File: design/flow/design.v
`timescale 1ns / 1ps
module AHB_Mul(  
    input HCLK,
    input HRESETn,
    input [31:0]M_AHB_0_haddr,
    input [2:0]M_AHB_0_hburst,
    input M_AHB_0_hmastlock,
    input [3:0]M_AHB_0_hprot,
    output reg [31:0]M_AHB_0_hrdata,
    output M_AHB_0_hready,
    output M_AHB_0_hresp,
    input [2:0]M_AHB_0_hsize,
    input [1:0]M_AHB_0_htrans,
    input [31:0]M_AHB_0_hwdata,
    input M_AHB_0_hwrite,
    output[3:0] led 
    );
    assign M_AHB_0_hready = 1'b1;
    assign M_AHB_0_hresp = 1'b0;
    reg [31:0] mem_A;    
    reg [31:0] mem_B;    
    reg [31:0] mem_C;    
    reg [31:0] mem_D;    
    reg [31:0] mem_E;    
    reg [31:0] mem_F;    
    reg [31:0] mem_G;    
    reg [31:0] mem_H;    
    reg[31:0] mem_I;   
    reg [1:0]   w_ctrl;  
    reg [1:0]   r_ctrl;  
    reg [3:0]   w_addr;  
    reg [3:0]   r_addr;  
    assign led[3:0] = mem_A[3:0];  
    always@(posedge HCLK)
    begin 
        if(!HRESETn)
        begin
            w_ctrl <= 2'b00;
            w_addr <= 4'h0;
        end
        else if(M_AHB_0_hwrite == 1'b1) 
        begin
        case(M_AHB_0_htrans)
            2'b00 :  
            begin
                w_ctrl <= 2'b00;
            end
            2'b01 :  
            begin
                w_ctrl <= 2'b01;
            end
            2'b10 :  
            begin
                w_ctrl <= 2'b10;
                w_addr <= M_AHB_0_haddr[5:2];
            end
            2'b11 :  
            begin
                w_ctrl <= 2'b11;
                w_addr <= M_AHB_0_haddr[5:2];
            end
        endcase
        end
        else
        begin
            w_ctrl <= 2'b00;  
        end
   end
    always@(posedge HCLK)  
    begin
    if(!HRESETn)
    begin
        mem_A <= 32'h0;
        mem_B <= 32'h0;
        mem_C <= 32'h0;
        mem_D <= 32'h0;
        mem_E <= 32'h0;
        mem_F <= 32'h0;
        mem_G <= 32'h0;
        mem_H <= 32'h0;
    end
    else
    case(w_ctrl)
        2'b00:  
        begin        
        end
        2'b01:  
        begin
        end
        2'b10:  
        begin
        case(w_addr)
            4'h0 : mem_A <= M_AHB_0_hwdata;
            4'h1 : mem_B <= M_AHB_0_hwdata;
            4'h2 : mem_C <= M_AHB_0_hwdata;
            4'h3 : mem_D <= M_AHB_0_hwdata;
            4'h4 : mem_E <= M_AHB_0_hwdata;
            4'h5 : mem_F <= M_AHB_0_hwdata;
            4'h6 : mem_G <= M_AHB_0_hwdata;
            4'h7 : mem_H <= M_AHB_0_hwdata;
        endcase
        end
        2'b11:  
        begin
        case(w_addr)
            4'h0 : mem_A <= M_AHB_0_hwdata;
            4'h1 : mem_B <= M_AHB_0_hwdata;
            4'h2 : mem_C <= M_AHB_0_hwdata;
            4'h3 : mem_D <= M_AHB_0_hwdata;
            4'h4 : mem_E <= M_AHB_0_hwdata;
            4'h5 : mem_F <= M_AHB_0_hwdata;
            4'h6 : mem_G <= M_AHB_0_hwdata;
            4'h7 : mem_H <= M_AHB_0_hwdata;
        endcase
        end
    endcase
    end
    always@(posedge HCLK) begin
        if (!HRESETn) begin
            r_ctrl <= 2'b00;
            r_addr <= 4'h0;
        end
        else if (M_AHB_0_hwrite == 1'b0) begin  
            case(M_AHB_0_htrans)
                2'b00 : r_ctrl <= 2'b00; 
                2'b01 : r_ctrl <= 2'b01; 
                2'b10 : 
                    begin
                        r_ctrl <= 2'b10; 
                        r_addr <= M_AHB_0_haddr[5:2];
                    end
                2'b11 :
                    begin
                        r_ctrl <= 2'b11; 
                        r_addr <= M_AHB_0_haddr[5:2];
                    end
            endcase
        end
        else begin
            r_ctrl <= 2'b00;  
        end
    end
    always@(*) begin
        case(r_addr)
            4'h0 : M_AHB_0_hrdata = mem_A;
            4'h1 : M_AHB_0_hrdata = mem_B;
            4'h2 : M_AHB_0_hrdata = mem_C;
            4'h3 : M_AHB_0_hrdata = mem_D;
            4'h4 : M_AHB_0_hrdata = mem_E;
            4'h5 : M_AHB_0_hrdata = mem_F;
            4'h6 : M_AHB_0_hrdata = mem_G;
            4'h7 : M_AHB_0_hrdata = mem_H;
            4'h8 : M_AHB_0_hrdata = mem_I;
            default : M_AHB_0_hrdata = 32'h0;
        endcase
    end
    always@(posedge HCLK) begin
        if (!HRESETn) begin
            mem_I <= 32'h1;
        end
        else
        case(w_ctrl) 
        2'b00 : begin end  
        2'b01 : begin end  
        2'b10 , 2'b11 : begin  
            case(w_addr)
                4'h0 : mem_I <= mem_I * M_AHB_0_hwdata;
                4'h1 : mem_I <= mem_I * M_AHB_0_hwdata;
                4'h2 : mem_I <= mem_I * M_AHB_0_hwdata;
                4'h3 : mem_I <= mem_I * M_AHB_0_hwdata;
                4'h4 : mem_I <= mem_I * M_AHB_0_hwdata;
                4'h5 : mem_I <= mem_I * M_AHB_0_hwdata;
                4'h6 : mem_I <= mem_I * M_AHB_0_hwdata;
                4'h7 : mem_I <= mem_I * M_AHB_0_hwdata;
                4'h8 : mem_I <= M_AHB_0_hwdata;
            endcase
        end
        endcase
    end
endmodule
File: design/flow/run.sh
#!/bin/bash
# the make line also repeats each setting of config.mk as NAME=value (left out here)
make -C /OpenROAD-flow-scripts/flow DESIGN_CONFIG=/design/flow/config.mk WORK_HOME=/design/flow/orfs CLKGATE_MAP_FILE= finish
File: design/flow/config.mk
export PLATFORM = sky130hd
export DESIGN_NAME = AHB_Mul
export DESIGN_NICKNAME = AHB_Mul
export VERILOG_FILES = /design/flow/design.v
export SDC_FILE = /design/flow/constraint.sdc
export NUM_CORES = 4
export LEC_CHECK = 0
export CAP_MARGIN = 20
export CORE_MARGIN = 2
export CORE_UTILIZATION = 66
export MAX_ROUTING_LAYER = met4
export PLACE_DENSITY = 0.6
export SLEW_MARGIN = 20
File: design/flow/constraint.sdc
create_clock -name core_clock -period 7.91 [get_ports {HCLK}]
set_input_delay 1.5820 -clock core_clock [delete_from_list [all_inputs] [get_ports {HCLK}]]
set_output_delay 1.5820 -clock core_clock [all_outputs]
set_load 0.01 [all_outputs]
==> flow_summary_export.csv, run 1 <==
group,metric,value,unit
sta,setup_violations,0,
min_path,whs_path_depth,2,
place,dpl-instance-area,30670,um2
sta,slew_headroom,0.2635,
power_and_ir_drop,p_int,0.006734,W
global_routing,grtUsageMet3,0.06838,
worst_setup_path,cp.required,8.34,ns
place,port_buffers,76,
run,cap_violations,0,
synth,simple_gate_area_frac,0.2063,
drt,drc,0,
worst_setup_path,slowest_delay,0.59,ns
global_routing,track_usage,0.4280,
place,place_congestion,0.9635,
synth,xor_share,0.02489,
clock_tree,ctsHoldBuffers,0,
floorplan,fp-row-count,75,
power_and_ir_drop,p_clk,0.00156,W
worst_setup_path,worstPathArrival,8.24,ns
floorplan,io_pins,118,
global_routing,grt_use_met1,0.5230,
worst_setup_path,critPathKind,"in2reg",
drt,wire_per_inst,22.64,um
synth,ys_ff,298,
worst_setup_path,r2r_end,"mem_I[28]$_SDFFE_PN0P_",
worst_setup_path,crit_slowest_cell,"fa_1",
worst_setup_path,start_kind,"primary input",
worst_setup_path,crit_start,"M_AHB_0_hwdata[4]",
floorplan,die_w,210.5,um
floorplan,chipArea,44330,um2
worst_setup_path,worstReg2RegStart,"mem_I[10]$_SDFFE_PN0P_",
sta,fmax,128.1,MHz
power_and_ir_drop,power,0.01197,W
synth,ff_type,"dfxtp_1",
drt,dr.pass1.iters,6,
power_and_ir_drop,power_density,369.8,nW/um2
synth,top_cell,"nand2_1",
power_and_ir_drop,p_seq,0.00164,W
min_path,hold_path.class,"reg2reg",
synth,ys_area,28160,um2
worst_setup_path,critPathBufInv,7,
power_and_ir_drop,seq_power_share,0.137,
sta,rsz0062_at_grt,"yes",
synth,top_logic_kind,"adder cells",
power_and_ir_drop,switching_power,0.005239,W
power_and_ir_drop,power_leader,"combinational logic",
power_and_ir_drop,clock_power_share,0.131,
synth,ys_seq_share,0.2119,
sta,hold_violations,0,
global_routing,met2_usage,0.6877,
sta,fin_skew,0.03335,ns
synth,edf_count,0,
floorplan,core,42040,um2
power_and_ir_drop,p_comb,0.00877,W
synth,synthTopCellsByCount,"nand2_1 (809), fa_1 (408), inv_1 (377), and2_1 (309), dfxtp_1 (298)",
synth,top_cells_by_area,"fa_1 (29%), dfxtp_1 (21%), nand2_1 (11%)",
clock_tree,cts_buffers,29,
synth,yosys_warnings,1,
sta,fin_tns_setup,0,ns
drt,wl,91660,um
clock_tree,clkTransAtPathRegs,0.06,ns
synth,top_area_cell,"fa_1",
place,dp.final_hpwl,64060,um
sta,hold_ws,0.4534,ns
clock_tree,cts.htree.levels,1,
global_routing,overflow,0,
worst_setup_path,cp_top_family,"adder cells",
power_and_ir_drop,leakagePower,13.73,nW
global_routing,antenna_found_initial,2,
drt,drt-initial-drc-count,2634,
floorplan,fp_util,0.6697,
synth,ys_sh_aoi,0.1160,
global_routing,grt_pass1_vias,25380,
floorplan,die_y,210.5,um
drt,vias_per_cell,6.145,
power_and_ir_drop,p_sw_frac,0.4376,
drt,vias,24880,
synth,top_cell_area_share,0.2901,
synth,synthArstFlopShare,0,
clock_tree,insertion_delay,0.60,ns
worst_setup_path,r2r_cells,23,
drt,drtAntennaViolNets,0,
synth,synth_adder_area_share,0.3448,
sta,fin_crit_sh,0.9871,
clock_tree,cts_tree,"yes",
worst_setup_path,path_depth,24,
synth,netlist_instances,3391,
run,warning_count,71,
min_path,min_to,"mem_C[3]$_SDFFE_PN0P_",
global_routing,busiest_layer,"met2",
synth,syn_area,28160,um2
synth,syn_avg_cell_area,8.303,um2
clock_tree,cts-root-buf,"clkbuf_16",
worst_setup_path,end_kind,"register",
global_routing,grt_max_degree,121,
clock_tree,cts.sinks,298,
synth,ys_sh_mux,0.009643,
worst_setup_path,cp_max_fo,9,
power_and_ir_drop,pwr-share-comb,0.733,
sta,drv_slew,0,
cells_and_area,area_growth,14.99,%
global_routing,grt_pass1_wl,141000,um
min_path,worstHoldStart,"mem_C[3]$_SDFFE_PN0P_",
cells_and_area,utilization,0.7701,
synth,fp_nets,4002,
run_status,status,"finished clean",
cells_and_area,design_area,32380,um2
sta,tightest_slew,1.101,ns
worst_setup_path,crit_chain,"buf_6 > buf_12 > buf_4 > buf_4 > and2_1 > fa_1 > inv_1 > fa_1 > fa_2 > fa_1 > inv_1 > fa_1 > fa_1 > fa_1 > fa_1 > ha_4 > nand4_1 > nor4b_2 > buf_4 > nor2_4 > o311ai_4 > o41ai_4 > xnor2_1 > a221oi_2",
clock_tree,cts_buffer_depth,3,
sta,period_minus_slack,7.808,ns
cells_and_area,layout.nets,4096,
worst_setup_path,r2r_slack,0.58,ns
power_and_ir_drop,ir_drop,0.0006182,V
worst_setup_path,crit_end,"mem_I[31]$_SDFFE_PN0P_",
synth,ys_types,58,
worst_setup_path,crit_top_cell,"fa_1",
synth,ys_cells,3391,
==> what timing repair did <==
action / 4_1_cts / 5_1_grt
pin swaps: 36 / 51
gates resized: 40 / 69
endpoints found under the setup margin: 11 / 12
gates cloned: 2 / 5
setup buffers: 10 / 17
==> layout make-up <==
cell class                      instances  area (um2)
Fill cell                            3036        9664
Sequential cell                       298        5967
Inverter                              377        1423
Multi-Input combinational cell       2452       20170
Timing Repair Buffer                  327        3054
Clock inverter                         12       234.0
Antenna cell                            2       5.005
Tap cell                              539       674.4
Clock buffer                           42       844.6
==> routing by layer <==
layer,share of wire,up-vias
met3,0.11,357
met4,0.062,0
li1,-,10810
met2,0.47,1451
met5,0,-
met1,0.36,12270
==> stage by stage <==
stage               worst slack (ns)  instances
floorplan                   -0.05629       3391
global route                -0.06320       4049
CTS                         0.001893       4031
global placement             -0.8500       3966
detailed placement           -0.9221       3966
finish                        0.1019       4049
==> run 2, diff against run 1 <==
Settings changed: ABC_AREA set to 1, CORE_ASPECT_RATIO set to 1.54, CORE_UTILIZATION 66 to 45, HOLD_SLACK_MARGIN set to 0.04, MAX_ROUTING_LAYER met4 to met5, MIN_ROUTING_LAYER set to met1, PLACE_DENSITY 0.6 to 0.49, SETUP_SLACK_MARGIN set to 0.87, SLEW_MARGIN 20 to 30, TNS_END_PERCENT set to 75.
Clock period 7.91 ns to 6.21 ns, I/O delays scaled along.
==> flow_summary_export.csv, run 2 <==
group,metric,value,unit
sta,drv_slew,0,
floorplan,die_w,208.9,um
drt,dr.pass1.iters,7,
floorplan,core,63890,um2
synth,simple_gate_area_frac,0.1306,
floorplan,fp_util,0.4556,
power_and_ir_drop,p_clk,0.00192,W
synth,synthTopCellsByCount,"inv_1 (1039), nand2_1 (753), fa_1 (408), a21oi_1 (370), dfxtp_1 (298)",
clock_tree,ctsHoldBuffers,0,
worst_setup_path,cp_top_family,"adder cells",
clock_tree,cts-root-buf,"clkbuf_16",
run_status,checkFailReasons,"setup timing",
clock_tree,cts_buffer_depth,3,
power_and_ir_drop,p_int,0.009491,W
clock_tree,cts.sinks,298,
cells_and_area,num-fill-cells,6033,
synth,ys_sh_aoi,0.1509,
synth,netlist_instances,3940,
drt,wire_per_inst,21.11,um
synth,fp_nets,4551,
sta,setup_ws,-0.5893,ns
cells_and_area,logic_area,19610,um2
run,cap_violations,0,
worst_setup_path,crit_end,"mem_I[31]$_SDFFE_PN0P_",
worst_setup_path,r2r_cells,23,
synth,top_area_cell,"fa_1",
synth,syn_area,29110,um2
synth,ys_cells,3940,
floorplan,fp-row-count,115,
synth,top_cell_area_share,0.2806,
worst_setup_path,r2r_end,"mem_I[30]$_SDFFE_PN0P_",
worst_setup_path,crit_start,"M_AHB_0_hwdata[4]",
synth,ys_seq_share,0.2050,
power_and_ir_drop,switching_power,0.007903,W
place,place_congestion,0.9432,
clock_tree,cts.htree.levels,1,
worst_setup_path,critPathKind,"in2reg",
sta,fin_tns_setup,-8.372,ns
worst_setup_path,crit_top_cell,"fa_1",
floorplan,chipArea,66780,um2
synth,syn_avg_cell_area,7.387,um2
synth,top_logic_kind,"adder cells",
cells_and_area,flop_area,5966,um2
place,dpl-instance-area,33180,um2
drt,antenna_cells,0,
worst_setup_path,start_kind,"primary input",
power_and_ir_drop,power_leader,"combinational logic",
worst_setup_path,cp.required,6.64,ns
sta,tightest_slew,0.9507,ns
cells_and_area,design_area,36540,um2
synth,edf_count,0,
synth,yosys_warnings,1,
min_path,worstHoldStart,"mem_A[4]$_SDFFE_PN0P_",
run_status,status,"complete, but fails checks",
worst_setup_path,slowest_delay,0.59,ns
global_routing,track_usage,0.3219,
synth,top_cells_by_area,"fa_1 (28%), dfxtp_1 (20%), inv_1 (13%)",
synth,synthArstFlopShare,0,
worst_setup_path,path_depth,26,
worst_setup_path,r2r_slack,-0.32,ns
worst_setup_path,crit_slowest_cell,"fa_2",
power_and_ir_drop,ir_drop,0.0005359,V
synth,ys_ff,298,
power_and_ir_drop,p_seq,0.00204,W
cells_and_area,utilization,0.5720,
global_routing,antenna_found_initial,2,
global_routing,overflow,0,
min_path,min_to,"mem_A[4]$_SDFFE_PN0P_",
synth,xor_share,0.008726,
floorplan,io_pins,118,
clock_tree,cts_buffers,28,
synth,ff_type,"dfxtp_1",
cells_and_area,area_growth,25.55,%
sta,fmax,147.1,MHz
global_routing,grt_pass1_wl,163200,um
sta,hold_violations,0,
power_and_ir_drop,clock_power_share,0.110,
drt,drc,0,
sta,fin_skew,0.01681,ns
place,dp.final_hpwl,76400,um
drt,drt-initial-drc-count,1493,
cells_and_area,layout.nets,4788,
power_and_ir_drop,p_comb,0.0134,W
clock_tree,cts_tree,"yes",
run,warning_count,72,
sta,setup_violations,22,
global_routing,grt_pass1_vias,27660,
synth,ys_sh_mux,0,
clock_tree,insertion_delay,0.56,ns
drt,vias,26400,
power_and_ir_drop,pwr-share-comb,0.773,
synth,synth_adder_area_share,0.3335,
drt,vias_per_cell,5.260,
power_and_ir_drop,p_sw_frac,0.4543,
drt,wl,106000,um
worst_setup_path,end_kind,"register",
drt,drtAntennaViolNets,0,
power_and_ir_drop,power_density,476.0,nW/um2
global_routing,grt_max_degree,106,
worst_setup_path,critPathBufInv,7,
min_path,hold_path.class,"reg2reg",
worst_setup_path,worstPathArrival,7.23,ns
sta,period_minus_slack,6.799,ns
power_and_ir_drop,leakagePower,18.02,nW
power_and_ir_drop,seq_power_share,0.117,
place,port_buffers,76,
sta,rsz0062_at_grt,"yes",
min_path,whs_path_depth,2,
clock_tree,clkTransAtPathRegs,0.07,ns
synth,ys_types,43,
floorplan,die_y,319.6,um
sta,fin_crit_sh,1.095,
synth,ys_area,29110,um2
worst_setup_path,cp_max_fo,6,
worst_setup_path,worstReg2RegStart,"mem_I[6]$_SDFFE_PN0P_",
sta,slew_headroom,0.3647,
synth,top_cell,"inv_1",
run 2: metal layers:
metal,track usage,share of wire,up-vias
li1,-,-,12310
met5,0,0.00022,-
met4,0.1365,0.051,4
met2,0.5910,0.51,729
met3,0.02818,0.045,245
met1,0.3832,0.40,13110
run 2: metrics by stage:
stage / setup WS, ns / total power [W] / hold slack, ns / instances
finish: -0.5893 / 0.01739 / 0.4458 / 5018
global route: -0.8292 / 0.01861 / 0.4644 / 5018
CTS: -0.5587 / 0.01651 / 0.4472 / 5010
detailed placement: -1.658 / 0.01293 / 0.4366 / 4879
global placement: -1.586 / 0.01282 / 0.4328 / 4879
floorplan: -0.7622 / 0.008882 / 0.4238 / 3940
run 2: what timing repair did:
item	4_1_cts	5_1_grt
setup buffers	62	8
setup endpoints to repair	25	25
resized	348	138
gates cloned	17	0
pin swaps	202	131
run 2: final cells by class:
cell class | count | area share
Clock buffer | 42 | 0.02366
Clock inverter | 10 | 0.004383
Inverter | 1043 | 0.1072
Multi-Input combinational cell | 2333 | 0.5367
Sequential cell | 298 | 0.1633
Tap cell | 819 | 0.02804
Timing Repair Buffer | 473 | 0.1368
==> run 3, diff against run 2 <==
Settings changed: ABC_AREA 1 to unset, CORE_ASPECT_RATIO 1.54 to unset, CORE_UTILIZATION 45 to 9, HOLD_SLACK_MARGIN 0.04 to unset, MAX_ROUTING_LAYER met5 to unset, MIN_ROUTING_LAYER met1 to unset, PLACE_DENSITY 0.49 to 0.6, SETUP_SLACK_MARGIN 0.87 to unset, SLEW_MARGIN 30 to 20, TNS_END_PERCENT 75 to unset.
Clock period 6.21 ns to 15.1 ns, I/O delays scaled along.
==> flow_summary_export.csv, run 3 <==
group,metric,value,unit
cells_and_area,fin_cells,7481,
synth,netlist_instances,3391,
worst_setup_path,slowest_delay,0.54,ns
power_and_ir_drop,power,0.005128,W
sta,tightest_slew,1.093,ns
synth,ys_ff,298,
clock_tree,cts.sinks,298,
sta,rsz0062_at_grt,"no",
synth,xor_share,0.02489,
worst_setup_path,r2r_end,"mem_I[31]$_SDFFE_PN0P_",
floorplan,chipArea,317300,um2
power_and_ir_drop,ir_drop,0.0001694,V
worst_setup_path,crit_start,"M_AHB_0_hwdata[7]",
synth,ys_types,58,
synth,ff_type,"dfxtp_1",
worst_setup_path,worstPathArrival,10.64,ns
synth,simple_gate_area_frac,0.2063,
sta,fin_tns_setup,0,ns
synth,ys_sh_aoi,0.1160,
run,cap_violations,0,
synth,ys_area,28160,um2
synth,ys_cells,3391,
cells_and_area,logic_area,19880,um2
clock_tree,cts_buffer_depth,3,
cells_and_area,utilization,0.1119,
clock_tree,cts.htree.levels,2,
place,dpl-instance-area,33770,um2
worst_setup_path,end_kind,"register",
sta,fin_crit_sh,0.6806,
worst_setup_path,crit_chain,"clkdlybuf4s50_1 > buf_4 > and2_1 > fa_1 > fa_1 > fa_1 > inv_1 > fa_1 > inv_1 > fa_1 > inv_1 > fa_1 > inv_1 > fa_1 > fa_1 > ha_1 > nand3_1 > nor2_1 > nor4b_1 > nor2_1 > o311ai_1 > o41ai_2 > xnor2_1 > a221oi_2",
min_path,worstHoldStart,"mem_G[31]$_SDFFE_PN0P_",
global_routing,track_usage,0.05986,
drt,wire_per_inst,12.89,um
drt,drc,0,
worst_setup_path,start_kind,"primary input",
synth,synthTopCellsByCount,"nand2_1 (809), fa_1 (408), inv_1 (377), and2_1 (309), dfxtp_1 (298)",
floorplan,die_w,563.3,um
worst_setup_path,critPathKind,"in2reg",
cells_and_area,layout.nets,3929,
power_and_ir_drop,power_density,147.0,nW/um2
global_routing,antenna_found_initial,18,
cells_and_area,flop_area,5967,um2
sta,hold_violations,0,
worst_setup_path,r2r_slack,7.08,ns
worst_setup_path,critPathBufInv,6,
sta,slew_headroom,0.2691,
worst_setup_path,crit_end,"mem_I[31]$_SDFFE_PN0P_",
sta,fin_skew,0.02090,ns
synth,ys_sh_mux,0.009643,
worst_setup_path,r2r_cells,23,
synth,yosys_warnings,1,
power_and_ir_drop,p_int,0.002779,W
global_routing,grt_pass1_wl,146700,um
synth,syn_area,28160,um2
synth,top_cell_area_share,0.2901,
worst_setup_path,crit_slowest_cell,"fa_1",
clock_tree,cts_tree,"yes",
clock_tree,cts_setup_buffers,0,
floorplan,die_y,563.3,um
worst_setup_path,cp_top_family,"adder cells",
place,port_buffers,76,
synth,fp_nets,4002,
clock_tree,ctsHoldBuffers,0,
worst_setup_path,path_depth,24,
synth,top_cells_by_area,"fa_1 (29%), dfxtp_1 (21%), nand2_1 (11%)",
sta,fmax,97.30,MHz
worst_setup_path,worstReg2RegStart,"mem_I[11]$_SDFFE_PN0P_",
power_and_ir_drop,leakagePower,12.64,nW
clock_tree,insertion_delay,0.55,ns
global_routing,grt_max_degree,132,
min_path,min_to,"mem_G[31]$_SDFFE_PN0P_",
clock_tree,clkTransAtPathRegs,0.06,ns
place,dp.final_hpwl,66760,um
worst_setup_path,cp_max_fo,34,
power_and_ir_drop,seq_power_share,0.170,
power_and_ir_drop,switching_power,0.002349,W
synth,edf_count,0,
sta,drv_slew,0,
floorplan,fp-row-count,205,
power_and_ir_drop,pwr-share-comb,0.668,
run,warning_count,68,
clock_tree,postCtsResizedCells,0,
clock_tree,cts_buffers,34,
sta,setup_violations,0,
power_and_ir_drop,power_leader,"combinational logic",
synth,syn_avg_cell_area,8.303,um2
sta,period_minus_slack,10.28,ns
place,place_congestion,0.8311,
worst_setup_path,crit_top_cell,"fa_1",
synth,ys_seq_share,0.2119,
floorplan,io_pins,118,
run_status,status,"finished clean",
synth,top_area_cell,"fa_1",
min_path,hold_path.class,"reg2reg",
power_and_ir_drop,p_seq,0.000871,W
floorplan,core,311600,um2
drt,drtAntennaViolNets,0,
synth,synth_adder_area_share,0.3448,
drt,vias,23070,
min_path,whs_path_depth,2,
global_routing,grt_pass1_vias,23560,
synth,top_cell,"nand2_1",
power_and_ir_drop,p_sw_frac,0.4581,
synth,top_logic_kind,"adder cells",
drt,vias_per_cell,3.083,
clock_tree,cts-root-buf,"clkbuf_16",
cells_and_area,area_growth,23.89,%
floorplan,fp_util,0.09035,
drt,drt-initial-drc-count,1809,
cells_and_area,num-fill-cells,35900,
synth,synthArstFlopShare,0,
place,placed_cells,7422,
cells_and_area,design_area,34880,um2
power_and_ir_drop,p_clk,0.000834,W
power_and_ir_drop,p_comb,0.00342,W
global_routing,overflow,0,
power_and_ir_drop,clock_power_share,0.163,
worst_setup_path,cp.required,15.46,ns
drt,dr.pass1.iters,5,
drt,wl,96400,um
run 3: cell type report:
cell class                 count  area share
multi-input combinational   2452      0.5698
tap                         4140      0.1485
clock buffer                  46     0.02687
inverter                     377     0.04078
antenna                        2   0.0001435
timing repair buffer         155     0.03838
sequential                   298      0.1711
clock inverter                11    0.004519
run 3: stage by stage:
stage	hold slack (ns)	setup slack, ns
global placement	0.4406	4.350
CTS	0.4531	4.861
global route	0.4658	4.434
floorplan	0.4336	5.498
detailed placement	0.4456	4.315
finish	0.4526	4.823
run 3: layer usage:
layer  up-vias  wire length [um]  share of wire  track usage
li1      10480                 -              -            -
met1     11640             38470           0.40      0.07059
met2       726             49290           0.51       0.1098
met3       216              4973          0.052     0.006776
met4         4              3643          0.038      0.02327
met5         -                21        0.00022            0
==> run 4, diff against run 3 <==
Settings changed: CORE_ASPECT_RATIO set to 0.54, CORE_UTILIZATION 9 to 45, MAX_ROUTING_LAYER set to met5, MIN_ROUTING_LAYER set to met1, PLACE_DENSITY 0.6 to unset, PLACE_DENSITY_LB_ADDON set to 0.04, SLEW_MARGIN 20 to 30, TNS_END_PERCENT set to 75.
Clock period 15.1 ns to 6.21 ns, I/O delays scaled along.
==> flow_summary_export.csv, run 4 <==
group,metric,value,unit
run_status,status,"complete, but fails checks",
run_status,checkFailReasons,"setup timing",
sta,period_minus_slack,7.404,ns
synth,top_cell_area_share,0.2901,
place,place_congestion,0.9823,
global_routing,grt_pass1_wl,169800,um
drt,wire_per_inst,25.77,um
clock_tree,cts-root-buf,"clkbuf_16",
power_and_ir_drop,seq_power_share,0.108,
clock_tree,cts_tree,"yes",
worst_setup_path,cp_max_fo,6,
sta,slew_headroom,0.2983,
power_and_ir_drop,switching_power,0.008450,W
synth,syn_avg_cell_area,8.303,um2
synth,top_cells_by_area,"fa_1 (29%), dfxtp_1 (21%), nand2_1 (11%)",
worst_setup_path,r2r_slack,-0.99,ns
worst_setup_path,critPathKind,"in2reg",
power_and_ir_drop,power_density,540.5,nW/um2
synth,ys_cells,3391,
min_path,hold_path.class,"reg2reg",
sta,hold_violations,0,
sta,setup_violations,23,
worst_setup_path,crit_top_cell,"fa_1",
sta,tightest_slew,1.051,ns
min_path,worstHoldStart,"mem_E[26]$_SDFFE_PN0P_",
place,port_buffers,76,
global_routing,grt_max_degree,149,
worst_setup_path,crit_end,"mem_I[28]$_SDFFE_PN0P_",
drt,wl,115100,um
synth,top_cell,"nand2_1",
floorplan,chipArea,64680,um2
worst_setup_path,crit_slowest_cell,"fa_1",
power_and_ir_drop,p_seq,0.00203,W
place,placed_cells,4353,
drt,drtAntennaViolNets,0,
floorplan,fp_util,0.4545,
min_path,whs_path_depth,2,
drt,drc,0,
worst_setup_path,r2r_end,"mem_I[28]$_SDFFE_PN0P_",
synth,syn_area,28160,um2
worst_setup_path,crit_start,"M_AHB_0_hwdata[5]",
cells_and_area,area_growth,23.18,%
clock_tree,cts.htree.levels,1,
worst_setup_path,worstPathArrival,7.91,ns
clock_tree,ctsHoldBuffers,0,
synth,top_logic_kind,"adder cells",
worst_setup_path,slowest_delay,0.56,ns
synth,ys_area,28160,um2
synth,synthTopCellsByCount,"nand2_1 (809), fa_1 (408), inv_1 (377), and2_1 (309), dfxtp_1 (298)",
power_and_ir_drop,leakagePower,14.55,nW
synth,ys_types,58,
global_routing,track_usage,0.3585,
drt,vias,25370,
clock_tree,clkTransAtPathRegs,0.07,ns
clock_tree,insertion_delay,0.60,ns
global_routing,grt_pass1_vias,25390,
worst_setup_path,end_kind,"register",
synth,synthArstFlopShare,0,
clock_tree,cts_buffers,30,
cells_and_area,design_area,34680,um2
power_and_ir_drop,p_int,0.01029,W
cells_and_area,num-fill-cells,5570,
floorplan,die_y,187.8,um
run,cap_violations,0,
worst_setup_path,worstReg2RegStart,"mem_I[5]$_SDFFE_PN0P_",
clock_tree,cts_buffer_depth,3,
sta,fin_crit_sh,1.192,
power_and_ir_drop,pwr-share-comb,0.786,
synth,xor_share,0.02489,
sta,rsz0062_at_grt,"yes",
sta,fin_skew,0.01991,ns
cells_and_area,layout.nets,4225,
synth,ys_sh_mux,0.009643,
power_and_ir_drop,power_leader,"combinational logic",
cells_and_area,utilization,0.5598,
drt,vias_per_cell,5.683,
floorplan,io_pins,118,
synth,ys_ff,298,
power_and_ir_drop,clock_power_share,0.106,
run,warning_count,70,
global_routing,overflow,0,
place,dpl-instance-area,32020,um2
worst_setup_path,crit_chain,"buf_12 > buf_12 > and2_4 > fa_2 > fa_2 > fa_1 > inv_2 > fa_1 > inv_1 > fa_1 > inv_2 > fa_1 > inv_2 > fa_1 > fa_2 > ha_4 > nand3_4 > or4_4 > o211ai_1 > buf_4 > nand2_4 > mux2_4 > a2111oi_4",
drt,drt-initial-drc-count,2814,
cells_and_area,fin_cells,4465,
worst_setup_path,cp_top_family,"adder cells",
power_and_ir_drop,ir_drop,0.0008091,V
synth,edf_count,0,
power_and_ir_drop,p_clk,0.00198,W
synth,ys_seq_share,0.2119,
power_and_ir_drop,p_sw_frac,0.4508,
sta,fmax,135.1,MHz
floorplan,die_w,344.4,um
cells_and_area,logic_area,20850,um2
synth,synth_adder_area_share,0.3448,
synth,fp_nets,4002,
floorplan,core,61950,um2
sta,setup_ws,-1.194,ns
min_path,min_to,"mem_E[26]$_SDFFE_PN0P_",
clock_tree,cts.sinks,298,
synth,netlist_instances,3391,
worst_setup_path,critPathBufInv,7,
worst_setup_path,r2r_cells,25,
place,dp.final_hpwl,84810,um
floorplan,fp-row-count,67,
worst_setup_path,cp.required,6.71,ns
worst_setup_path,path_depth,23,
power_and_ir_drop,p_comb,0.0147,W
global_routing,antenna_found_initial,0,
synth,ff_type,"dfxtp_1",
synth,simple_gate_area_frac,0.2063,
worst_setup_path,start_kind,"primary input",
synth,top_area_cell,"fa_1",
sta,drv_slew,0,
cells_and_area,flop_area,5967,um2
synth,yosys_warnings,1,
drt,antenna_cells,0,
synth,ys_sh_aoi,0.1160,
drt,dr.pass1.iters,6,
==> run 4: per-layer routing <==
| layer | global-route usage | vias up | share of wire |
|---|---|---|---|
| li1 | - | 11060 | - |
| met1 | 0.5650 | 12710 | 0.46 |
| met2 | 0.4433 | 1485 | 0.37 |
| met3 | 0.1579 | 116 | 0.16 |
| met4 | 0.05268 | 4 | 0.015 |
| met5 | 0.01563 | - | 0.0021 |
==> run 4: metrics by stage <==
step | total power [W] | setup WS (ns) | setup TNS, ns | hold slack [ns]
finish | 0.01874 | -1.194 | -19.08 | 0.4515
global route | 0.01978 | -1.330 | -22.17 | 0.4668
CTS | 0.01755 | -1.214 | -19.91 | 0.4556
detailed placement | 0.01352 | -2.427 | -45.51 | 0.4447
global placement | 0.01346 | -2.337 | -44.46 | 0.4403
floorplan | 0.008813 | -1.413 | -17.23 | 0.4336
==> run 4: layout make-up <==
class | instances | area share
clock buffers | 42 | 0.02442
clock inverters | 13 | 0.005375
inverters | 377 | 0.04109
multi-input cells | 2452 | 0.6011
flip-flops and latches | 298 | 0.1720
well taps | 828 | 0.02987
repair buffers | 455 | 0.1261
==> run 4: repair_timing <==
action / CTS / global route
cloned: 7 / 2
gates resized: 227 / 132
pin swaps: 171 / 100
setup buffers: 47 / 11
setup endpoints to repair: 24 / 24
==> run 5, diff against run 4 <==
Settings changed: ABC_AREA set to 1, CORE_ASPECT_RATIO 0.54 to 0.7, PLACE_DENSITY set to 0.49, PLACE_DENSITY_LB_ADDON 0.04 to unset, SETUP_SLACK_MARGIN set to 0.87.
==> flow_summary_export.csv, run 5 <==
group,metric,value,unit
run_status,status,"complete, but fails checks",
run_status,checkFailReasons,"setup timing",
drt,dr.pass1.iters,6,
sta,fmax,142.7,MHz
run,warning_count,72,
worst_setup_path,crit_end,"mem_I[29]$_SDFFE_PN0P_",
power_and_ir_drop,p_seq,0.00203,W
drt,vias,26760,
synth,netlist_instances,3940,
synth,ys_sh_aoi,0.1509,
floorplan,die_y,216.8,um
sta,rsz0062_at_grt,"yes",
place,placed_cells,4912,
synth,edf_count,0,
worst_setup_path,slowest_delay,0.61,ns
place,place_congestion,0.9572,
place,port_buffers,76,
power_and_ir_drop,p_int,0.009677,W
synth,yosys_warnings,1,
synth,synth_adder_area_share,0.3335,
worst_setup_path,critPathKind,"in2reg",
power_and_ir_drop,p_clk,0.00204,W
power_and_ir_drop,leakagePower,18.09,nW
power_and_ir_drop,ir_drop,0.0009238,V
power_and_ir_drop,power_leader,"combinational logic",
synth,top_cells_by_area,"fa_1 (28%), dfxtp_1 (20%), inv_1 (13%)",
min_path,min_to,"mem_A[4]$_SDFFE_PN0P_",
sta,fin_skew,0.02227,ns
clock_tree,cts.sinks,298,
min_path,whs_path_depth,2,
drt,drt-initial-drc-count,2664,
clock_tree,insertion_delay,0.57,ns
worst_setup_path,start_kind,"primary input",
synth,synthArstFlopShare,0,
worst_setup_path,r2r_cells,24,
synth,ys_sh_mux,0,
worst_setup_path,r2r_end,"mem_I[29]$_SDFFE_PN0P_",
run,cap_violations,0,
synth,simple_gate_area_frac,0.1306,
worst_setup_path,crit_start,"M_AHB_0_hwdata[16]",
drt,drc,0,
floorplan,core,63590,um2
synth,top_logic_kind,"adder cells",
synth,top_cell,"inv_1",
synth,syn_area,29110,um2
synth,ys_area,29110,um2
clock_tree,cts-root-buf,"clkbuf_16",
power_and_ir_drop,seq_power_share,0.112,
worst_setup_path,r2r_slack,-0.48,ns
cells_and_area,utilization,0.5742,
drt,antenna_cells,0,
drt,wl,111300,um
global_routing,grt_pass1_wl,165400,um
power_and_ir_drop,p_comb,0.0140,W
synth,fp_nets,4551,
sta,setup_violations,22,
drt,drtAntennaViolNets,0,
synth,top_cell_area_share,0.2806,
floorplan,die_w,308.0,um
floorplan,fp-row-count,77,
synth,syn_avg_cell_area,7.387,um2
cells_and_area,layout.nets,4815,
worst_setup_path,cp_max_fo,4,
floorplan,io_pins,118,
sta,drv_slew,0,
power_and_ir_drop,power_density,495.7,nW/um2
synth,ys_types,43,
cells_and_area,fin_cells,5055,
worst_setup_path,worstReg2RegStart,"mem_I[12]$_SDFFE_PN0P_",
clock_tree,clkTransAtPathRegs,0.06,ns
cells_and_area,num-fill-cells,5881,
min_path,worstHoldStart,"mem_A[4]$_SDFFE_PN0P_",
floorplan,chipArea,66760,um2
clock_tree,cts_buffer_depth,3,
worst_setup_path,critPathBufInv,7,
synth,top_area_cell,"fa_1",
min_path,hold_path.class,"reg2reg",
place,dpl-instance-area,33320,um2
power_and_ir_drop,pwr-share-comb,0.775,
synth,ys_ff,298,
worst_setup_path,cp.required,6.70,ns
power_and_ir_drop,switching_power,0.008419,W
global_routing,grt_pass1_vias,26510,
cells_and_area,area_growth,25.44,%
place,dp.final_hpwl,78380,um
power_and_ir_drop,p_sw_frac,0.4653,
sta,hold_ws,0.4476,ns
sta,slew_headroom,0.3063,
clock_tree,cts_tree,"yes",
sta,setup_ws,-0.7966,ns
synth,ff_type,"dfxtp_1",
floorplan,fp_util,0.4578,
clock_tree,cts.htree.levels,2,
clock_tree,cts_buffers,34,
global_routing,overflow,0,
sta,fin_crit_sh,1.128,
global_routing,track_usage,0.3339,
global_routing,grt_max_degree,116,
drt,wire_per_inst,22.03,um
sta,period_minus_slack,7.007,ns
worst_setup_path,crit_top_cell,"fa_1",
worst_setup_path,path_depth,26,
synth,ys_seq_share,0.2050,
sta,hold_violations,0,
worst_setup_path,cp_top_family,"adder cells",
synth,synthTopCellsByCount,"inv_1 (1039), nand2_1 (753), fa_1 (408), a21oi_1 (370), dfxtp_1 (298)",
cells_and_area,design_area,36510,um2
worst_setup_path,crit_slowest_cell,"fa_1",
global_routing,antenna_found_initial,3,
drt,vias_per_cell,5.294,
worst_setup_path,end_kind,"register",
synth,xor_share,0.008726,
synth,ys_cells,3940,
power_and_ir_drop,clock_power_share,0.113,
worst_setup_path,worstPathArrival,7.50,ns
sta,tightest_slew,1.034,ns
run 5: timing repair:
action	4_1_cts	5_1_grt
endpoints found under the setup margin	24	24
resized	280	143
cloned	10	4
hold buffers	0	0
setup buffers	46	25
pin swaps	135	86
run 5: stage by stage:
stage / TNS [ns] / total power, W / setup WS, ns
floorplan: -9.710 / 0.008882 / -0.7622
CTS: -10.86 / 0.01712 / -0.7367
global route: -15.25 / 0.01941 / -0.9801
detailed placement: -33.05 / 0.01340 / -1.827
finish: -11.25 / 0.01810 / -0.7966
global placement: -32.31 / 0.01330 / -1.845
run 5: cell type report:
type / count / area, um2 / area share
timing repair buffer: 494 / 4996 / 0.1368
inverter: 1043 / 3920 / 0.1074
clock buffer: 47 / 949.7 / 0.02601
tap: 829 / 1037 / 0.02841
clock inverter: 11 / 133.9 / 0.003667
sequential: 298 / 5966 / 0.1634
multi-input combinational: 2333 / 19510 / 0.5343
run 5: per-layer routing:
layer	share of wire	GRT usage	vias up
met5	0.00025	0	-
met4	0.029	0.08894	4
met3	0.095	0.06427	168
met2	0.42	0.4936	1161
met1	0.45	0.4979	13060
li1	-	-	12370
==> run 6, diff against run 5 <==
Settings changed: ABC_AREA 1 to unset, CORE_ASPECT_RATIO 0.7 to unset, CORE_UTILIZATION 45 to 71, MAX_ROUTING_LAYER met5 to unset, MIN_ROUTING_LAYER met1 to unset, PLACE_DENSITY 0.49 to unset, PLACE_DENSITY_LB_ADDON set to 0.27, SETUP_SLACK_MARGIN 0.87 to unset, SLEW_MARGIN 30 to 20, TNS_END_PERCENT 75 to unset.
Clock period 6.21 ns to 7.14 ns, I/O delays scaled along.
==> flow_summary_export.csv, run 6 <==
group,metric,value,unit
worst_setup_path,r2r_cells,20,
sta,drv_slew,0,
synth,yosys_warnings,1,
power_and_ir_drop,seq_power_share,0.126,
power_and_ir_drop,p_clk,0.00156,W
synth,ys_types,58,
synth,syn_avg_cell_area,8.303,um2
floorplan,fp_util,0.7235,
drt,wire_per_inst,26.20,um
clock_tree,cts_buffers,29,
worst_setup_path,crit_start,"M_AHB_0_hwdata[10]",
synth,syn_area,28160,um2
global_routing,track_usage,0.4831,
synth,ys_sh_aoi,0.1160,
worst_setup_path,cp_max_fo,5,
floorplan,die_w,203.1,um
place,dp.final_hpwl,66990,um
worst_setup_path,critPathKind,"in2reg",
drt,vias_per_cell,6.623,
sta,slew_headroom,0.2043,
drt,drtAntennaViolNets,0,
worst_setup_path,cp_top_family,"adder cells",
sta,period_minus_slack,8.044,ns
power_and_ir_drop,power_density,435.1,nW/um2
clock_tree,clkTransAtPathRegs,0.07,ns
worst_setup_path,crit_chain,"dlygate4sd2_1 > buf_6 > buf_8 > buf_4 > nand2_1 > fa_1 > fa_1 > inv_1 > fa_1 > inv_1 > fa_1 > inv_1 > fa_1 > fa_1 > fa_1 > fa_1 > ha_4 > nand4_1 > nor4b_4 > nor2_2 > o311ai_4 > o41ai_2 > xnor2_1 > a221oi_2",
worst_setup_path,worstReg2RegStart,"mem_I[18]$_SDFFE_PN0P_",
clock_tree,ctsHoldBuffers,0,
worst_setup_path,r2r_slack,-0.34,ns
power_and_ir_drop,pwr-share-comb,0.766,
synth,top_area_cell,"fa_1",
global_routing,overflow,0,
worst_setup_path,crit_slowest_cell,"fa_1",
drt,dr.pass1.iters,8,
synth,top_cell_area_share,0.2901,
min_path,whs_path_depth,2,
power_and_ir_drop,power,0.01435,W
worst_setup_path,end_kind,"register",
sta,fmax,124.3,MHz
worst_setup_path,cp.required,7.62,ns
synth,synth_adder_area_share,0.3448,
clock_tree,insertion_delay,0.56,ns
sta,setup_violations,14,
power_and_ir_drop,switching_power,0.006536,W
synth,ys_seq_share,0.2119,
worst_setup_path,worstPathArrival,8.52,ns
synth,netlist_instances,3391,
drt,drc,0,
sta,fin_crit_sh,1.127,
synth,ys_ff,298,
global_routing,antenna_found_initial,11,
cells_and_area,fin_cells,4073,
sta,hold_violations,0,
synth,ff_type,"dfxtp_1",
synth,top_cell,"nand2_1",
floorplan,chipArea,41270,um2
synth,ys_cells,3391,
power_and_ir_drop,p_sw_frac,0.4556,
synth,ys_sh_mux,0.009643,
drt,vias,26980,
power_and_ir_drop,ir_drop,0.0007146,V
sta,fin_skew,0.007122,ns
synth,ys_area,28160,um2
cells_and_area,layout.nets,4139,
synth,synthTopCellsByCount,"nand2_1 (809), fa_1 (408), inv_1 (377), and2_1 (309), dfxtp_1 (298)",
synth,edf_count,0,
floorplan,io_pins,118,
drt,drt-initial-drc-count,3775,
cells_and_area,area_growth,17.10,%
power_and_ir_drop,p_int,0.007810,W
clock_tree,cts_buffer_depth,3,
worst_setup_path,r2r_end,"mem_I[31]$_SDFFE_PN0P_",
clock_tree,cts.htree.levels,1,
floorplan,fp-row-count,72,
floorplan,core,38920,um2
min_path,worstHoldStart,"mem_A[11]$_SDFFE_PN0P_",
run_status,status,"complete, but fails checks",
run,warning_count,72,
sta,rsz0062_at_grt,"yes",
synth,synthArstFlopShare,0,
sta,setup_ws,-0.9035,ns
worst_setup_path,crit_end,"mem_I[31]$_SDFFE_PN0P_",
place,placed_cells,3971,
clock_tree,cts-root-buf,"clkbuf_16",
power_and_ir_drop,power_leader,"combinational logic",
global_routing,grt_pass1_wl,151800,um
min_path,hold_path.class,"reg2reg",
run_status,checkFailReasons,"setup timing",
power_and_ir_drop,leakagePower,13.90,nW
clock_tree,cts.sinks,298,
synth,xor_share,0.02489,
power_and_ir_drop,p_comb,0.0110,W
global_routing,grt_pass1_vias,28120,
synth,top_logic_kind,"adder cells",
worst_setup_path,crit_top_cell,"fa_1",
clock_tree,cts_tree,"yes",
place,place_congestion,0.9714,
power_and_ir_drop,clock_power_share,0.109,
run,cap_violations,0,
worst_setup_path,path_depth,24,
synth,simple_gate_area_frac,0.2063,
synth,top_cells_by_area,"fa_1 (29%), dfxtp_1 (21%), nand2_1 (11%)",
worst_setup_path,critPathBufInv,7,
min_path,min_to,"mem_A[11]$_SDFFE_PN0P_",
power_and_ir_drop,p_seq,0.00180,W
worst_setup_path,slowest_delay,0.67,ns
worst_setup_path,start_kind,"primary input",
synth,fp_nets,4002,
place,port_buffers,76,
global_routing,grt_max_degree,186,
floorplan,die_y,203.1,um
sta,tightest_slew,1.194,ns
drt,wl,106700,um
## run 6: per-layer routing
layer  up-vias  track usage  wire length (um)
met2      2493       0.7652             45800
met3       972       0.1264             16570
met1     12610       0.5629             32640
met5         -            0               113
li1      10890            -                 -
met4         6       0.3757             11580
## run 6: area by class of cell
cell class	instances	area, um2
fillers	2128	5946
repair buffers	370	3428
diodes	7	17.52
clock inverters	10	116.4
well taps	518	648.1
flip-flops and latches	298	5967
multi-input cells	2452	20530
inverters	377	1423
clock buffers	41	840.8
## run 6: stage by stage
step	setup WS, ns	util	cell area, um2	TNS, ns	hold slack, ns
after global routing	-1.017	0.8470	32960	-9.023	0.4641
after detailed placement	-1.443	0.7927	30850	-21.87	0.4449
after CTS	-0.4210	0.8321	32380	-3.475	0.4547
final	-0.9035	0.8472	32970	-7.195	0.4552
after global placement	-1.302	0.7927	30850	-19.25	0.4389
after floorplan	-0.6723	-	28400	-4.984	0.4336
## run 6: timing repair
action                                 4_1_cts  5_1_grt
resized                                    129      130
pin swaps                                  103       98
setup buffers                               35       20
endpoints found under the hold margin        0        0
cloned                                       5        3
setup endpoints to repair                   19       15
==> run 7, diff against run 6 <==
Settings changed: ABC_AREA set to 1, CORE_UTILIZATION 71 to 72, CTS_CLUSTER_DIAMETER set to 339, CTS_CLUSTER_SIZE set to 72, MAX_ROUTING_LAYER set to met4, PLACE_DENSITY_LB_ADDON 0.27 to 0.2, SETUP_SLACK_MARGIN set to 1.71.
Clock period 7.14 ns to 5.92 ns, I/O delays scaled along.
==> flow_summary_export.csv, run 7 <==
group,metric,value,unit
run_status,status,"did not finish",
run_status,haltStage,"5_1_grt",
synth,ys_sh_aoi,0.1509,
synth,top_cell,"inv_1",
synth,ys_ff,298,
clock_tree,cts_buffer_depth,3,
place,pre_cts_slack,-1.942,ns
synth,ys_area,29110,um2
clock_tree,cts_buffers,8,
synth,simple_gate_area_frac,0.1306,
synth,netlist_instances,3940,
synth,synth_adder_area_share,0.3335,
synth,ff_type,"dfxtp_1",
floorplan,chipArea,42050,um2
floorplan,core,39820,um2
synth,yosys_warnings,1,
synth,synthTopCellsByCount,"inv_1 (1039), nand2_1 (753), fa_1 (408), a21oi_1 (370), dfxtp_1 (298)",
synth,ys_seq_share,0.2050,
synth,top_cell_area_share,0.2806,
synth,top_cells_by_area,"fa_1 (28%), dfxtp_1 (20%), inv_1 (13%)",
synth,syn_avg_cell_area,7.387,um2
synth,fp_nets,4551,
place,dp.final_hpwl,74420,um
place,place_congestion,1.048,
synth,ys_sh_mux,0,
place,port_buffers,76,
floorplan,fp-row-count,73,
synth,edf_count,0,
clock_tree,cts.htree.levels,1,
synth,syn_area,29110,um2
floorplan,die_y,205.1,um
synth,synthArstFlopShare,0,
synth,xor_share,0.008726,
clock_tree,cts.sinks,298,
synth,ys_cells,3940,
floorplan,io_pins,118,
clock_tree,ctsHoldBuffers,0,
floorplan,die_w,205.1,um
synth,top_area_cell,"fa_1",
synth,top_logic_kind,"adder cells",
clock_tree,cts-root-buf,"clkbuf_16",
floorplan,fp_util,0.7309,
synth,ys_types,43,
==> run 7: timing repair <==
action,4_1_cts
endpoints found under the setup margin,60
setup buffers,61
gates resized,365
cloned,8
pin swaps,251
==> run 7: metrics by stage <==
stage / total power (W) / instance area [um2] / instances / hold WS, ns / TNS (ns)
CTS: 0.01631 / 34850 / 4651 / 0.4645 / -15.77
detailed placement: 0.01329 / 32890 / 4572 / 0.4385 / -39.38
global placement: 0.01301 / 32890 / 4572 / 0.4325 / -36.75
floorplan: 0.009392 / 30030 / 3940 / 0.4238 / -14.77
==> run 8, diff against run 7 <==
Settings changed: CORE_UTILIZATION 72 to 68, CTS_CLUSTER_DIAMETER 339 to unset, CTS_CLUSTER_SIZE 72 to unset, MAX_ROUTING_LAYER met4 to unset, PLACE_DENSITY set to 0.37, PLACE_DENSITY_LB_ADDON 0.2 to unset, SETUP_SLACK_MARGIN 1.71 to unset, TNS_END_PERCENT set to 5.
Clock period 5.92 ns to 5.15 ns, I/O delays scaled along.
==> flow_summary_export.csv, run 8 <==
group,metric,value,unit
drt,drc,0,
run_status,status,"complete, but fails checks",
run_status,checkFailReasons,"setup timing",
sta,fmax,146.1,MHz
worst_setup_path,crit_start,"M_AHB_0_hwdata[15]",
sta,setup_ws,-1.693,ns
synth,netlist_instances,3940,
synth,ys_area,29110,um2
floorplan,io_pins,118,
synth,synthTopCellsByCount,"inv_1 (1039), nand2_1 (753), fa_1 (408), a21oi_1 (370), dfxtp_1 (298)",
clock_tree,cts.sinks,298,
synth,top_cell,"inv_1",
cells_and_area,layout.nets,4732,
sta,slew_headroom,0.3244,
power_and_ir_drop,ir_drop,0.002647,V
cells_and_area,utilization,0.8164,
worst_setup_path,cp_top_family,"adder cells",
sta,fin_crit_sh,1.329,
drt,drtAntennaViolNets,0,
global_routing,grt_pass1_wl,153400,um
synth,ys_seq_share,0.2050,
drt,wire_per_inst,21.12,um
synth,ys_sh_mux,0,
global_routing,grt_pass1_vias,28330,
clock_tree,ctsHoldBuffers,0,
min_path,whs_path_depth,2,
drt,wl,98860,um
floorplan,die_w,210.9,um
power_and_ir_drop,p_sw_frac,0.4700,
synth,simple_gate_area_frac,0.1306,
power_and_ir_drop,switching_power,0.009299,W
place,place_congestion,0.9656,
clock_tree,clkTransAtPathRegs,0.06,ns
clock_tree,insertion_delay,0.59,ns
drt,top_layer_used,"met5",
power_and_ir_drop,p_comb,0.0152,W
sta,hold_violations,0,
synth,ys_types,43,
worst_setup_path,end_kind,"register",
cells_and_area,area_growth,18.17,%
synth,top_logic_kind,"adder cells",
worst_setup_path,cp.required,5.60,ns
synth,top_area_cell,"fa_1",
sta,fin_skew,0.02592,ns
worst_setup_path,crit_end,"mem_I[31]$_SDFFE_PN0P_",
worst_setup_path,r2r_end,"mem_I[30]$_SDFFE_PN0P_",
run,warning_count,76,
power_and_ir_drop,leakagePower,17.52,nW
floorplan,fp_util,0.6908,
min_path,hold_path.class,"reg2reg",
drt,vias_per_cell,5.914,
drt,wl_met2,43910,um
worst_setup_path,start_kind,"primary input",
drt,wl_met1,34490,um
global_routing,grt_max_degree,140,
clock_tree,cts.htree.levels,1,
synth,edf_count,0,
synth,ys_ff,298,
worst_setup_path,path_depth,27,
worst_setup_path,r2r_slack,-1.61,ns
place,port_buffers,76,
power_and_ir_drop,p_seq,0.00246,W
synth,top_cell_area_share,0.2806,
drt,route.met3.wl,13580,um
sta,period_minus_slack,6.843,ns
clock_tree,cts-root-buf,"clkbuf_16",
synth,syn_area,29110,um2
sta,tightest_slew,1.012,ns
worst_setup_path,crit_slowest_cell,"fa_1",
sta,drv_slew,0,
synth,syn_avg_cell_area,7.387,um2
clock_tree,cts_tree,"yes",
floorplan,die_y,210.9,um
min_path,worstHoldStart,"mem_A[16]$_SDFFE_PN0P_",
floorplan,chipArea,44470,um2
synth,ys_cells,3940,
clock_tree,cts_buffer_depth,3,
synth,xor_share,0.008726,
power_and_ir_drop,clock_power_share,0.108,
global_routing,track_usage,0.4505,
clock_tree,cts_buffers,31,
worst_setup_path,critPathBufInv,8,
floorplan,core,42130,um2
worst_setup_path,cp_max_fo,7,
worst_setup_path,crit_top_cell,"fa_1",
place,pre_cts_slack,-2.602,ns
min_path,min_to,"mem_A[16]$_SDFFE_PN0P_",
power_and_ir_drop,seq_power_share,0.124,
worst_setup_path,worstPathArrival,7.29,ns
drt,dr.pass1.iters,6,
synth,top_cells_by_area,"fa_1 (28%), dfxtp_1 (20%), inv_1 (13%)",
sta,rsz0062_at_grt,"yes",
run,cap_violations,0,
worst_setup_path,r2r_cells,23,
power_and_ir_drop,power_leader,"combinational logic",
power_and_ir_drop,power_density,575.2,nW/um2
sta,setup_violations,24,
worst_setup_path,critPathKind,"in2reg",
global_routing,antenna_found_initial,4,
synth,fp_nets,4551,
synth,synthArstFlopShare,0,
synth,ff_type,"dfxtp_1",
worst_setup_path,worstReg2RegStart,"mem_I[19]$_SDFFE_PN0P_",
synth,synth_adder_area_share,0.3335,
drt,drt-initial-drc-count,3343,
floorplan,fp-row-count,75,
drt,vias,27690,
synth,yosys_warnings,1,
worst_setup_path,slowest_delay,0.59,ns
place,dp.final_hpwl,69500,um
synth,ys_sh_aoi,0.1509,
power_and_ir_drop,p_int,0.01049,W
power_and_ir_drop,pwr-share-comb,0.768,
global_routing,overflow,0,
power_and_ir_drop,p_clk,0.00214,W
[run 8: area by class of cell]
type	instances	area (um2)
timing repair buffer	414	4084
clock inverter	12	78.83
multi-input combinational	2333	18820
clock buffer	42	857.1
tap	539	674.4
sequential	298	5966
inverter	1043	3915
antenna	1	2.502
fill	2739	7737
[run 8: per-layer routing]
metal	global-route usage	up-vias
met5	0	-
met4	0.2390	4
met3	0.1163	519
met2	0.7146	1901
met1	0.5700	13080
li1	-	12180
[run 8: timing repair]
item                                   4_1_cts  5_1_grt
resized                                     85      128
setup endpoints to repair                   25       25
setup buffers                               20       11
pin swaps                                   41       95
endpoints found under the hold margin        0        0
gates cloned                                 9        1
[run 8: through the flow]
stage                     cells  total power, W  cell area [um2]  setup TNS [ns]  hold WS [ns]
after global placement     4586         0.01494            32450          -52.75        0.4321
after detailed placement   4586         0.01529            32450          -55.58        0.4389
after CTS                  4669         0.01824            34030          -34.70        0.4480
after global routing       4681         0.02108            34390          -37.88        0.4705
after floorplan            3940         0.01009            29540          -30.60        0.4238
final                      4682         0.01979            34400          -33.49        0.4478
==> run 9, diff against run 8 <==
Settings changed: ABC_AREA 1 to unset, CORE_ASPECT_RATIO set to 1.83, CORE_MARGIN 2 to 7, CORE_UTILIZATION 68 to 34, CTS_CLUSTER_DIAMETER set to 56, GPL_TIMING_DRIVEN set to 0, MAX_ROUTING_LAYER set to met4, MIN_ROUTING_LAYER set to met2, PLACE_DENSITY 0.37 to unset, PLACE_DENSITY_LB_ADDON set to 0.24, SETUP_SLACK_MARGIN set to 3.76, SLEW_MARGIN 20 to 40, TNS_END_PERCENT 5 to unset.
Clock period 5.15 ns to 16.0 ns, I/O delays scaled along.
==> flow_summary_export.csv, run 9 <==
group,metric,value,unit
floorplan,chipArea,91430,um2
sta,hold_violations,0,
clock_tree,insertion_delay,0.62,ns
drt,vias_per_cell,7.453,
clock_tree,cts_buffers,28,
drt,drc,0,
power_and_ir_drop,p_clk,0.000726,W
worst_setup_path,cp_top_family,"adder cells",
floorplan,fp-row-count,142,
synth,ys_cells,3391,
sta,hold_ws,0.4535,ns
synth,yosys_warnings,1,
cells_and_area,layout.nets,4103,
sta,fin_skew,0.03005,ns
synth,top_area_cell,"fa_1",
cells_and_area,fin_cells,4622,
worst_setup_path,critPathBufInv,6,
drt,dr.pass1.iters,13,
cells_and_area,utilization,0.3831,
place,dpl-instance-area,30360,um2
worst_setup_path,worstPathArrival,12.62,ns
run,warning_count,65,
clock_tree,cts_buffer_depth,3,
synth,top_cell,"nand2_1",
synth,synth_adder_area_share,0.3448,
synth,edf_count,0,
floorplan,io_pins,118,
sta,period_minus_slack,12.16,ns
power_and_ir_drop,seq_power_share,0.142,
drt,drtAntennaViolNets,0,
min_path,min_to,"mem_C[24]$_SDFFE_PN0P_",
place,place_congestion,1.084,
drt,vias,34450,
cells_and_area,flop_area,5967,um2
worst_setup_path,worstReg2RegStart,"mem_I[17]$_SDFFE_PN0P_",
cells_and_area,num-fill-cells,8674,
sta,drv_slew,0,
worst_setup_path,crit_start,"M_AHB_0_hwdata[2]",
cells_and_area,design_area,31380,um2
worst_setup_path,crit_end,"mem_I[31]$_SDFFE_PN0P_",
worst_setup_path,cp.required,16.46,ns
synth,top_cell_area_share,0.2901,
floorplan,fp_util,0.3438,
synth,synthArstFlopShare,0,
global_routing,antenna_found_initial,0,
floorplan,die_w,226.7,um
sta,tightest_slew,1.056,ns
sta,fin_crit_sh,0.7598,
global_routing,grt_pass1_vias,37670,
run,cap_violations,0,
synth,synthTopCellsByCount,"nand2_1 (809), fa_1 (408), inv_1 (377), and2_1 (309), dfxtp_1 (298)",
power_and_ir_drop,power_density,179.9,nW/um2
cells_and_area,area_growth,11.44,%
worst_setup_path,crit_top_cell,"fa_1",
clock_tree,cts.sinks,298,
sta,fmax,82.26,MHz
min_path,worstHoldStart,"mem_C[24]$_SDFFE_PN0P_",
worst_setup_path,critPathKind,"in2reg",
worst_setup_path,path_depth,23,
clock_tree,cts.htree.levels,1,
floorplan,die_y,403.3,um
min_path,whs_path_depth,2,
worst_setup_path,r2r_slack,6.90,ns
drt,drt-initial-drc-count,8779,
synth,simple_gate_area_frac,0.2063,
synth,ys_seq_share,0.2119,
power_and_ir_drop,pwr-share-comb,0.729,
drt,wl,145300,um
synth,ys_ff,298,
sta,fin_tns_setup,0,ns
place,port_buffers,65,
synth,ys_area,28160,um2
sta,slew_headroom,0.2961,
cells_and_area,logic_area,19840,um2
sta,setup_violations,0,
worst_setup_path,slowest_delay,0.73,ns
clock_tree,cts-root-buf,"clkbuf_16",
power_and_ir_drop,p_sw_frac,0.5382,
global_routing,grt_max_degree,16,
power_and_ir_drop,switching_power,0.003038,W
run_status,status,"finished clean",
clock_tree,clkTransAtPathRegs,0.08,ns
synth,top_cells_by_area,"fa_1 (29%), dfxtp_1 (21%), nand2_1 (11%)",
drt,wire_per_inst,31.44,um
synth,ys_sh_aoi,0.1160,
worst_setup_path,cp_max_fo,10,
synth,syn_avg_cell_area,8.303,um2
worst_setup_path,r2r_end,"mem_I[28]$_SDFFE_PN0P_",
place,placed_cells,4541,
synth,ys_types,58,
power_and_ir_drop,ir_drop,0.0001740,V
sta,rsz0062_at_grt,"no",
synth,syn_area,28160,um2
place,dp.final_hpwl,112800,um
global_routing,track_usage,0.4860,
global_routing,overflow,0,
worst_setup_path,crit_chain,"clkdlybuf4s50_1 > clkbuf_1 > clkbuf_1 > and2_1 > fa_1 > inv_1 > fa_1 > fa_1 > fa_1 > inv_1 > fa_1 > fa_1 > fa_1 > fa_1 > ha_1 > nand4_1 > nor4b_2 > buf_2 > nor2_1 > o311ai_1 > o41ai_2 > xnor2_1 > a221oi_2",
power_and_ir_drop,power_leader,"combinational logic",
worst_setup_path,end_kind,"register",
power_and_ir_drop,p_comb,0.00411,W
power_and_ir_drop,p_int,0.002606,W
min_path,hold_path.class,"reg2reg",
worst_setup_path,start_kind,"primary input",
clock_tree,cts_tree,"yes",
synth,top_logic_kind,"adder cells",
worst_setup_path,r2r_cells,19,
power_and_ir_drop,clock_power_share,0.129,
synth,fp_nets,4002,
worst_setup_path,crit_slowest_cell,"clkbuf_1",
synth,ys_sh_mux,0.009643,
floorplan,core,81910,um2
synth,xor_share,0.02489,
global_routing,grt_pass1_wl,199600,um
power_and_ir_drop,p_seq,0.000803,W
synth,ff_type,"dfxtp_1",
synth,netlist_instances,3391,
power_and_ir_drop,leakagePower,12.82,nW
==> run 9: layout make-up <==
cell class,instances,share of cell area
diodes,29,0.002313
plain buffers,264,0.03649
clock buffers,39,0.02560
clock inverters,12,0.003190
inverters,377,0.04510
multi-input cells,2452,0.6322
flip-flops and latches,298,0.1902
well taps,1080,0.04307
repair buffers,71,0.02185
==> run 9: layer usage <==
metal / track usage / part of all wire
met1: - / 0
met2: 0.5880 / 0.47
met3: 0.4967 / 0.33
met4: 0.2586 / 0.20
met5: - / 0
==> run 9: what timing repair did <==
action | CTS | global route
hold buffers | 0 | 0
setup buffers | 0 | 0
setup endpoints to repair | 0 | 3
gates resized | 0 | 5
==> run 9: metrics by stage <==
stage,total power (W),setup WS [ns]
finish,0.005644,3.843
global route,0.005907,3.826
CTS,0.005516,3.980
detailed placement,0.004773,3.380
global placement,0.004801,2.395
floorplan,0.003197,6.218
==> run 10, diff against run 9 <==
Settings changed: CORE_ASPECT_RATIO 1.83 to 0.54, CORE_MARGIN 7 to 2, CORE_UTILIZATION 34 to 45, CTS_CLUSTER_DIAMETER 56 to unset, GPL_TIMING_DRIVEN 0 to unset, MAX_ROUTING_LAYER met4 to met5, MIN_ROUTING_LAYER met2 to met1, PLACE_DENSITY_LB_ADDON 0.24 to unset, SETUP_SLACK_MARGIN 3.76 to unset, SLEW_MARGIN 40 to 20, TNS_END_PERCENT set to 80.
Clock period 16.0 ns to 6.21 ns, I/O delays scaled along.
==> flow_summary_export.csv, run 10 <==
group,metric,value,unit
sta,period_minus_slack,7.282,ns
clock_tree,cts_buffer_depth,3,
power_and_ir_drop,power_leader,"combinational logic",
worst_setup_path,r2r_cells,22,
worst_setup_path,crit_start,"M_AHB_0_hwdata[3]",
synth,ys_seq_share,0.2119,
power_and_ir_drop,seq_power_share,0.116,
sta,slew_headroom,0.1560,
run,warning_count,70,
power_and_ir_drop,clock_power_share,0.109,
floorplan,core,61950,um2
synth,syn_area,28160,um2
synth,ys_cells,3391,
synth,fp_nets,4002,
clock_tree,cts.sinks,298,
drt,dr.pass1.iters,6,
clock_tree,insertion_delay,0.60,ns
clock_tree,cts_tree,"yes",
cells_and_area,layout.nets,4202,
drt,wl,110900,um
power_and_ir_drop,p_comb,0.0136,W
drt,drtAntennaViolNets,0,
worst_setup_path,critPathKind,"in2reg",
worst_setup_path,cp_top_family,"adder cells",
cells_and_area,fin_cells,4441,
synth,synthTopCellsByCount,"nand2_1 (809), fa_1 (408), inv_1 (377), and2_1 (309), dfxtp_1 (298)",
worst_setup_path,path_depth,21,
floorplan,fp_util,0.4545,
drt,wire_per_inst,24.98,um
run_status,status,"complete, but fails checks",
worst_setup_path,slowest_delay,0.54,ns
cells_and_area,area_growth,21.41,%
worst_setup_path,worstReg2RegStart,"mem_I[4]$_SDFFE_PN0P_",
synth,xor_share,0.02489,
drt,drc,0,
power_and_ir_drop,ir_drop,0.001160,V
synth,edf_count,0,
power_and_ir_drop,switching_power,0.008149,W
worst_setup_path,worstPathArrival,7.79,ns
clock_tree,cts.htree.levels,1,
synth,ff_type,"dfxtp_1",
worst_setup_path,start_kind,"primary input",
clock_tree,cts_buffers,28,
worst_setup_path,crit_end,"mem_I[28]$_SDFFE_PN0P_",
global_routing,grt_max_degree,154,
min_path,min_to,"mem_G[13]$_SDFFE_PN0P_",
worst_setup_path,cp_max_fo,7,
place,pre_cts_slack,-2.313,ns
global_routing,track_usage,0.3431,
place,dp.final_hpwl,81710,um
min_path,whs_path_depth,2,
drt,vias,25710,
synth,yosys_warnings,1,
min_path,worstHoldStart,"mem_G[13]$_SDFFE_PN0P_",
global_routing,overflow,0,
sta,fmax,137.3,MHz
synth,top_area_cell,"fa_1",
global_routing,antenna_found_initial,1,
synth,ys_types,58,
synth,top_logic_kind,"adder cells",
synth,ys_ff,298,
synth,synth_adder_area_share,0.3448,
cells_and_area,utilization,0.5518,
synth,ys_sh_aoi,0.1160,
worst_setup_path,crit_slowest_cell,"fa_1",
worst_setup_path,crit_chain,"buf_12 > buf_6 > and2_4 > fa_1 > inv_2 > fa_1 > fa_1 > fa_1 > inv_2 > fa_1 > fa_1 > fa_1 > fa_2 > ha_4 > nand3_4 > or4_4 > o211ai_1 > buf_4 > nand2_4 > mux2_4 > a2111oi_4",
worst_setup_path,end_kind,"register",
min_path,hold_path.class,"reg2reg",
power_and_ir_drop,p_clk,0.00191,W
synth,simple_gate_area_frac,0.2063,
synth,ys_area,28160,um2
power_and_ir_drop,leakagePower,14.34,nW
synth,netlist_instances,3391,
power_and_ir_drop,power_density,514.5,nW/um2
sta,tightest_slew,1.261,ns
power_and_ir_drop,p_sw_frac,0.4634,
drt,drt-initial-drc-count,3218,
sta,fin_skew,0.01972,ns
sta,fin_crit_sh,1.173,
sta,drv_slew,0,
sta,setup_violations,23,
clock_tree,clkTransAtPathRegs,0.07,ns
drt,vias_per_cell,5.788,
clock_tree,ctsHoldBuffers,0,
place,placed_cells,4348,
synth,ys_sh_mux,0.009643,
worst_setup_path,crit_top_cell,"fa_1",
floorplan,die_w,344.4,um
floorplan,die_y,187.8,um
synth,top_cell,"nand2_1",
sta,setup_ws,-1.072,ns
power_and_ir_drop,p_int,0.009438,W
place,place_congestion,1.014,
sta,rsz0062_at_grt,"yes",
power_and_ir_drop,p_seq,0.00204,W
global_routing,grt_pass1_wl,164800,um
synth,syn_avg_cell_area,8.303,um2
worst_setup_path,r2r_end,"mem_I[17]$_SDFFE_PN0P_",
worst_setup_path,cp.required,6.71,ns
floorplan,chipArea,64680,um2
run,cap_violations,0,
floorplan,fp-row-count,67,
clock_tree,cts-root-buf,"clkbuf_16",
sta,fin_tns_setup,-15.53,ns
sta,hold_violations,0,
synth,synthArstFlopShare,0,
synth,top_cell_area_share,0.2901,
floorplan,io_pins,118,
run_status,checkFailReasons,"setup timing",
place,port_buffers,76,
global_routing,grt_pass1_vias,25770,
synth,top_cells_by_area,"fa_1 (29%), dfxtp_1 (21%), nand2_1 (11%)",
power_and_ir_drop,pwr-share-comb,0.776,
worst_setup_path,critPathBufInv,5,
drt,antenna_cells,0,
worst_setup_path,r2r_slack,-1.00,ns
run 10: per-layer routing:
layer / up-vias / track usage / part of all wire
met5: - / 0 / 0
li1: 11010 / - / -
met2: 1776 / 0.4437 / 0.38
met3: 180 / 0.1368 / 0.16
met1: 12750 / 0.5328 / 0.44
met4: 0 / 0.05602 / 0.018
run 10: through the flow:
step	hold slack, ns	cell area [um2]	total power, W
finish	0.4557	34180	0.01759
global route	0.4691	34180	0.01866
global placement	0.4400	31930	0.01319
floorplan	0.4336	28520	0.008837
detailed placement	0.4456	31930	0.01323
CTS	0.4546	33510	0.01600
run 10: area by class of cell:
cell class	instances	area (um2)
Clock buffer	39	823.3
Clock inverter	13	161.4
Fill cell	5536	27770
Inverter	377	1426
Multi-Input combinational cell	2452	20740
Sequential cell	298	5972
Tap cell	828	1036
Timing Repair Buffer	434	4020
run 10: timing repair:
action	CTS	global route
gates cloned	4	7
pin swaps	117	148
endpoints found under the setup margin	24	23
resized	156	149
buffers inserted	17	23
No activity file was given, so power comes from the tool's default toggle rates.
